Design sig_16_hw, start of the top module:
module sig_16_hw #(parameter K=16,DWIDTH=32,EXPONENT_WIDTH=8, BIAS=8'd127)(input [DWIDTH-1:0] x_in,input clk,start,rst,output reg valid, output [DWIDTH-1:0] y_out);
clock: 6.72 ns
lec_check: 0
abc_area: 0
cap_margin: 25
cell_pad_in_sites_detail_placement: 1
core_aspect_ratio: 0.74
core_margin: 2
core_utilization: 67
cts_cluster_diameter: 51
max_routing_layer: met4
min_routing_layer: met1
place_density_lb_addon: 0.15
setup_slack_margin: 1.83
slew_margin: 40
tns_end_percent: 35
run.sh (not shown) runs the stock make flow with config.mk's settings and CLKGATE_MAP_FILE=.
The baseline died in detailed placement.
Then changed:
- ABC_AREA: 0 -> 1
- CAP_MARGIN: 25 -> 20
- CELL_PAD_IN_SITES_DETAIL_PLACEMENT: 1 -> default
- CORE_ASPECT_RATIO: 0.74 -> default
- CORE_UTILIZATION: 67 -> 72
- CTS_CLUSTER_DIAMETER: 51 -> default
- MAX_ROUTING_LAYER: met4 -> default
- MIN_ROUTING_LAYER: met1 -> default
- PLACE_DENSITY: default -> 0.35
- PLACE_DENSITY_LB_ADDON: 0.15 -> default
- SETUP_SLACK_MARGIN: 1.83 -> default
- SLEW_MARGIN: 40 -> 20
- TNS_END_PERCENT: 35 -> default
- clock period: 6.72 -> 4.77 ns (I/O delays scaled with it)
What happened:
- The new run completed, yet does not pass: negative setup slack
- synthesized cell count increases by 23%
- synthesized area increases by 0.45%
- die size is lower by 6.4%
Then changed:
- ABC_AREA: 1 -> default
- CORE_UTILIZATION: 72 -> 40
- PLACE_DENSITY: 0.35 -> 0.6
- clock period: 4.77 -> 10.0 ns (I/O delays scaled with it)
Effect: The changed run finished clean. Total power shrinks by 54%. Design area went down by 8.4%. Maximum frequency falls by 23%. Hold slack barely changes. Combinational power is lower by 70%. Non-clock buffer count shrinks by 159. First-iteration DRC count fell by 62%. Sequential power is lower by 54%. Synthesized cell count decreases by 19%.

* * *

Setup of job 5471:
sig_16_hw again, from the RTL that the note above started with.
==> flow/design.v (excerpt) <==
module sig_16_hw #(parameter K=16,DWIDTH=32,EXPONENT_WIDTH=8, BIAS=8'd127)(input [DWIDTH-1:0] x_in,input clk,start,rst,output reg valid, output [DWIDTH-1:0] y_out);
Settings: LEC_CHECK=0, ABC_AREA=1, CAP_MARGIN=20, CORE_MARGIN=2, CORE_UTILIZATION=72, PLACE_DENSITY=0.66, SLEW_MARGIN=20; clock period 5.27 ns.
Job 5471 ran in full, but the layout does not pass; the checks complain about negative setup slack.
What job 9861 does differently from job 5471 at the input level:
Settings: PLACE_DENSITY_LB_ADDON now 0.2, previously not set; PLACE_DENSITY no longer set, was 0.66; CTS_CLUSTER_SIZE now 14, previously not set; ABC_AREA no longer set, was 1; SETUP_SLACK_MARGIN now 1.87, previously not set; the clock period (ns, I/O delays scaled along) now 7.38, was 5.27.
==> comparison <==
Job 9861 reached the final stage; the timing, DRC and antenna checks on its layout passed.
On cell count: between job 5471 and job 9861, it ends up lower for job 9861.
Power spent charging and discharging nets of job 9861 falls short of that of job 5471 by more than a quarter.
Diff job 5471 -> job 9861: synthesized cell count saw a decrease, proportion of power drawn by the clock network +2.1 points.
Input-level comparison between job 2231 and job 9861:
Settings: an added MAX_ROUTING_LAYER of met4; an added CORE_ASPECT_RATIO of 0.9; an added CTS_CLUSTER_DIAMETER of 27.
Notes after the runs:
Seen in the log of job 2231: ODB-0269 during 5_1_grt, after which the run never completed.
Placement row count was lower in job 2231 than in job 9861.
Summary of job 2231 over job 9861: total cell area at the placement stage flat; number of buffers added by the clock tree synthesis step now sits higher; number of gates resized after cts -3.2%.
Taking job 9861 as the reference, in job 2231 total die size was more or less identical, die height went down by 7.5 µm, synthesized area was more or less identical, final HPWL from detailed placement went down by about 3%, average footprint of a synthesized cell was more or less identical.
AND-OR/OR-AND share of the synthesized area: job 2231 vs job 9861, no meaningful difference
As far as post-synth area from yosys stat goes, job 9861 and job 2231 are indistinguishable; the numbers are identical.
Input changes introduced in job 7862 (baseline for comparison: job 2231):
Settings: swapping 72 for 62 in CORE_UTILIZATION; clearing CTS_CLUSTER_SIZE, which used to be 14; putting PLACE_DENSITY at 0.6 where nothing was set; clearing PLACE_DENSITY_LB_ADDON, which used to be 0.2; clearing CTS_CLUSTER_DIAMETER, which used to be 27; putting ABC_AREA at 1 where nothing was set; clearing MAX_ROUTING_LAYER, which used to be met4; clearing CORE_ASPECT_RATIO, which used to be 0.9; swapping 1.87 for 0.47 in SETUP_SLACK_MARGIN; swapping 7.38 for 4.4 in the clock period (ns, I/O delays scaled along).
Notes after the runs:
Clock buffer count from CTS ended up about 50% lower on job 7862 than on job 2231.
Vertical die dimension in job 7862 is 19 µm above job 2231.
Although job 7862 finished all stages, its layout failed final checks on negative setup slack.
Taking job 7862 over job 2231, the count of cells resized by post-cts repair ratio works out to 1.3.

* * *

sig_16_hw again, from the RTL that the note above started with.
clock: 7.91 ns
lec_check: 0
cap_margin: 20
core_margin: 2
core_utilization: 40
place_density: 0.6
slew_margin: 20
Then changed:
- GPL_ROUTABILITY_DRIVEN: default -> 0
- GPL_TIMING_DRIVEN: default -> 0
- PLACE_DENSITY: 0.6 -> default
- clock period: 7.91 -> 10.0 ns (I/O delays scaled with it)
Outcome:
- The changed run finished clean
- fmax decreases by 9.6%
- flip-flop count is unchanged
- core utilization increases by 0.87 points
- hold slack is about the same
- combinational power decreases by 16%
- sequential power decreases by 21%
- count of clock-buffer cells in the layout increases by 1
- final cell count increases by 4.0%
- global-route usage decreases by 0.16 points
- cell area increases by 1.9%
Then changed:
- ABC_AREA: default -> 1
- CORE_UTILIZATION: 40 -> 72
- GPL_ROUTABILITY_DRIVEN: 0 -> default
- GPL_TIMING_DRIVEN: 0 -> default
- PLACE_DENSITY: default -> 0.6
- clock period: 10.0 -> 12.6 ns (I/O delays scaled with it)
Sequential power falls by about 20%.
Worst setup slack gains 2.6 ns.
Global-route usage rises by 18 points.
Routed wire length falls by 3.6%.
Synthesized cell count rises by 23%.
Then changed:
- CORE_UTILIZATION: 72 -> 68
- PLACE_DENSITY: 0.6 -> default
- SETUP_SLACK_MARGIN: default -> 1.71
- clock period: 12.6 -> 5.93 ns (I/O delays scaled with it)
Effect:
- Now the flow ran to the end with violations: setup timing
- non-clock buffer count goes up by 86
- die size goes up by a few percent
- via count goes up by a few percent
- synthesized cell count does not change
- worst setup slack degrades by 5.3 ns
Then changed:
- CORE_UTILIZATION: 68 -> 72
- CTS_CLUSTER_SIZE: default -> 10
- PLACE_DENSITY: default -> 0.38
- SETUP_SLACK_MARGIN: 1.71 -> default
- TNS_END_PERCENT: default -> 5
- clock period: 5.93 -> 4.47 ns (I/O delays scaled with it)
After rerunning:
- Now the flow died in 5_1_grt with GRT-0232
- synthesized cell count stays the same
- area after synthesis stays the same
- die area shrinks by a few percent
Then changed:
- CORE_UTILIZATION: 72 -> 66
- CTS_CLUSTER_DIAMETER: default -> 228
- CTS_CLUSTER_SIZE: 10 -> default
- PLACE_DENSITY: 0.38 -> 0.6
- TNS_END_PERCENT: 5 -> default
- clock period: 4.47 -> 5.01 ns (I/O delays scaled with it)
Result:
- Now the flow finished but fails on setup timing
- synthesized area is unchanged
- die size rises by a little under a tenth
- synthesized cell count stays the same

* * *

== run 1 ==
Starting RTL as in the previous note.
Settings: LEC_CHECK=0, ABC_AREA=0, CAP_MARGIN=0, CELL_PAD_IN_SITES_DETAIL_PLACEMENT=2, CELL_PAD_IN_SITES_GLOBAL_PLACEMENT=2, CORE_MARGIN=2, CORE_UTILIZATION=52, CTS_CLUSTER_SIZE=61, GPL_ROUTABILITY_DRIVEN=0, MAX_ROUTING_LAYER=met4, MIN_ROUTING_LAYER=met2, PLACE_DENSITY_LB_ADDON=0.24, SLEW_MARGIN=25, TNS_END_PERCENT=20; clock period 10.0 ns.
As the logs show, run 1 stopped at detailed placement (3_5_place_dp) after a tool error, so it never reached the end of the flow.
--- input diff run 1..run 2 ---
- SLEW_MARGIN now 20, was 25
- PLACE_DENSITY_LB_ADDON no longer set, was 0.24
- GPL_ROUTABILITY_DRIVEN no longer set, was 0
- CAP_MARGIN now 20, was 0
- ABC_AREA no longer set, was 0
- CORE_UTILIZATION now 72, was 52
- PLACE_DENSITY now 0.65, previously not set
- TNS_END_PERCENT no longer set, was 20
- CELL_PAD_IN_SITES_GLOBAL_PLACEMENT no longer set, was 2
- MAX_ROUTING_LAYER no longer set, was met4
- MIN_ROUTING_LAYER no longer set, was met2
- CELL_PAD_IN_SITES_DETAIL_PLACEMENT no longer set, was 2
- CTS_CLUSTER_SIZE no longer set, was 61
- the clock period (ns, I/O delays scaled along) now 5.72, was 10.0
## What came out
To summarise run 2: no stage aborted, but the layout did not pass its checks, failing on setup timing. Of run 2 and run 1, the lower floorplan core density belongs to run 1. Re share of async-settable or async-resettable flops after synthesis: no difference whatsoever between run 1 and run 2. Of run 2 and run 1, the run reporting the higher total die area was run 1.
Relative to run 2, the following input files were edited for run 3:
- a change of CORE_UTILIZATION from 72 to 60
- a deleted PLACE_DENSITY that had been 0.65
- a change of the clock period (ns, I/O delays scaled along) from 5.72 to 4.56
## What came out
Of run 2 and run 3, none finishes clean.
Nothing crashed in run 3 and all stages finished; the problem is that the final layout failed, the offending checks being setup timing.
Compared with run 2, run 3 is hungrier on power.
Run 3 ends up with a proportion of power drawn by the clock network that is 2.8 points higher than in run 2.
Run 3 ends up with higher total wire length after detailed routing than run 2 does.
Run 3: number of stages on the worst hold path is 1 higher than what run 2 reported.
Run 3 against run 2: total negative setup slack went down, multi-input gate share of total cell area went down, met3 track demand over resource did not really move, number of buffers inserted during clock tree synthesis did not really move, number of core rows went up.
#### Input delta (run 4 over run 3)
- CORE_UTILIZATION: 60 -> 40
- PLACE_DENSITY: unset -> 0.6
- SETUP_SLACK_MARGIN: unset -> -0.7
- the clock period (ns, I/O delays scaled along): 4.56 -> 7.91
Results
Run 4 was carried through to the last stage, and its layout satisfied the timing, DRC and antenna checks. Compared run 4 vs run 3, and instance count on the critical path is down in run 4. Max sequential share of layout area across run 3 and run 4: run 4. Delta (run 4 minus run 3): final worst-path setup slack rose by 4070 ps, width of the chip rose by about 22%, vertical die size rose by about 22%, area after detailed placement fell by 9.6%. Wire: run 4 routes less than run 3. Delta (run 4 minus run 3): first-pass GRT wire length lost 9.5%, peak supply drop now sits lower. Run 4: final number of setup-violating endpoints 24 below run 3. Count of buffers added by post-CTS timing repair for setup in run 4 is 14 lower than in run 3.

* * *

Starting RTL as in the previous note.
Design sig_16_hw, start of the top module:
module sig_16_hw #(parameter K=16,DWIDTH=32,EXPONENT_WIDTH=8, BIAS=8'd127)(input [DWIDTH-1:0] x_in,input clk,start,rst,output reg valid, output [DWIDTH-1:0] y_out);
Settings: LEC_CHECK=0, ABC_AREA=1, CAP_MARGIN=20, CELL_PAD_IN_SITES_DETAIL_PLACEMENT=1, CORE_ASPECT_RATIO=0.81, CORE_MARGIN=9, CORE_UTILIZATION=35, CTS_CLUSTER_DIAMETER=52, CTS_CLUSTER_SIZE=77, GPL_ROUTABILITY_DRIVEN=0, GPL_TIMING_DRIVEN=0, MAX_ROUTING_LAYER=met4, PLACE_DENSITY_LB_ADDON=0.09, SLEW_MARGIN=20, TNS_END_PERCENT=85; clock period 11.4 ns.
The baseline produced a clean layout.
==> next run, changes <==
CORE_MARGIN = 7   (was 9)
CTS_CLUSTER_DIAMETER = 51   (was 52)
SETUP_SLACK_MARGIN = -0.55   (was default)
SLEW_MARGIN = 0   (was 20)
TNS_END_PERCENT = 25   (was 85)
clock period = 7.8 ns   (was 11.4 ns; I/O delays follow)
The new run went through all stages and came out clean.
Clock power goes up by 41%.
Wire length went down by 1.4%.
Area after synthesis stays the same.
Cell count grows by 0.44%.
Worst setup slack loses 3.6 ns.
Fmax hardly moves.
Power goes up by 44%.
Clock skew fell by 0.0046 ns.
Cell area hardly moves.
Via count goes up by 0.67%.
==> next run, changes <==
ABC_AREA = default   (was 1)
CORE_MARGIN = 8   (was 7)
CTS_CLUSTER_DIAMETER = 52   (was 51)
CTS_CLUSTER_SIZE = default   (was 77)
GPL_TIMING_DRIVEN = 1   (was 0)
SETUP_SLACK_MARGIN = default   (was -0.55)
SLEW_MARGIN = 20   (was 0)
TNS_END_PERCENT = 35   (was 25)
clock period = 11.4 ns   (was 7.8 ns; I/O delays follow)
The changed run ran to the end with no violations.
Worst setup slack gets better by 2.6 ns.
Flip-flop count stays the same.
Fmax fell by roughly a tenth.
Clock skew rose by 0.0048 ns.
Via count fell by a little under a tenth.
Wire length rose slightly.
Total power fell by a quarter to a third.
Critical path depth fell by 15.
Final cell count fell by about a fifth.
==> next run, changes <==
CELL_PAD_IN_SITES_DETAIL_PLACEMENT = 0   (was 1)
CORE_ASPECT_RATIO = default   (was 0.81)
CORE_MARGIN = 2   (was 8)
CORE_UTILIZATION = 68   (was 35)
CTS_CLUSTER_DIAMETER = default   (was 52)
PLACE_DENSITY_LB_ADDON = 0.02   (was 0.09)
SETUP_SLACK_MARGIN = 0.1   (was default)
TNS_END_PERCENT = 50   (was 35)
clock period = 6.87 ns   (was 11.4 ns; I/O delays follow)
After rerunning:
- The changed run completed with no timing, DRC or antenna violations
- hold slack improved by 0.0071 ns
- core utilization rose by 36 points
- routed wire length decreases by about 15%
- global-route usage goes up by 17 points
- worst setup slack degrades by 2.9 ns
- final area decreases by about 3%
- non-clock buffer count drops by 4
- area after synthesis stays the same

* * *

Starting RTL as in the previous note.
make LEC_CHECK=0 ABC_AREA=1 CAP_MARGIN=0 CELL_PAD_IN_SITES_DETAIL_PLACEMENT=0 CORE_MARGIN=2 CORE_UTILIZATION=68 CTS_CLUSTER_DIAMETER=189 GPL_ROUTABILITY_DRIVEN=0 GPL_TIMING_DRIVEN=1 MAX_ROUTING_LAYER=met4 PLACE_DENSITY=0.35 SETUP_SLACK_MARGIN=0.73 SLEW_MARGIN=20 TNS_END_PERCENT=50 finish   # period 5.43 ns
The first run produced a layout that fails on setup timing.
==> next run, changes <==
Settings changed: ABC_AREA 1 to not set, CELL_PAD_IN_SITES_GLOBAL_PLACEMENT set to 2, CORE_UTILIZATION 68 to 40, CTS_CLUSTER_DIAMETER 189 to not set, GPL_TIMING_DRIVEN 1 to not set, MAX_ROUTING_LAYER met4 to not set, MIN_ROUTING_LAYER set to met2, PLACE_DENSITY 0.35 to 0.6, SETUP_SLACK_MARGIN 0.73 to not set, SLEW_MARGIN 20 to 15, TNS_END_PERCENT 50 to not set.
Clock period 5.43 ns to 10.0 ns, I/O delays scaled along.
What happened:
- This time the run produced a clean layout
- sequential share of layout area rose by 3.0 points
- core utilization fell by 39 points
- hold slack gains 0.017 ns
- routed wire length stays flat
- total power fell by about 50%
- combinational power fell by 61%
- synthesized cell count fell by 19%
- clock power fell by 43%
- worst setup slack gains 3.5 ns
- flip-flop count stays the same
- global-route usage hardly moves
==> next run, changes <==
Settings changed: ABC_AREA set to 1, CELL_PAD_IN_SITES_DETAIL_PLACEMENT 0 to 2, MAX_ROUTING_LAYER set to met4, PLACE_DENSITY 0.6 to not set, PLACE_DENSITY_LB_ADDON set to 0.24, SETUP_SLACK_MARGIN set to 0.27, SLEW_MARGIN 15 to 25.
Outcome: The changed run finished with timing, DRC and antenna clean. Final area grows by 1.0%. Clock skew shrinks by 0.012 ns. Worst setup slack loses 0.87 ns. Non-clock buffer count shrinks by 7.
==> next run, changes <==
Settings changed: ABC_AREA 1 to 0, CAP_MARGIN 0 to 20, CELL_PAD_IN_SITES_DETAIL_PLACEMENT 2 to not set, CELL_PAD_IN_SITES_GLOBAL_PLACEMENT 2 to not set, CTS_CLUSTER_DIAMETER set to 191, GPL_TIMING_DRIVEN set to 0, MIN_ROUTING_LAYER met2 to not set, PLACE_DENSITY_LB_ADDON 0.24 to 0.17, SETUP_SLACK_MARGIN 0.27 to 2.48, SLEW_MARGIN 25 to 20.
Power is lower by about 16%.
Flip-flop count stays the same.
Non-clock buffer count rose by 106.
Final cell count went down by 13%.
Register-to-register slack improves by 1.2 ns.
Combinational power falls by 44%.
Die area came out lower by 0.44%.
Routed wire length falls by about 36%.
Worst setup slack improves by 1.2 ns.
Cell area is higher by 1.4%.
Power is estimated from default activity; no workload was simulated.
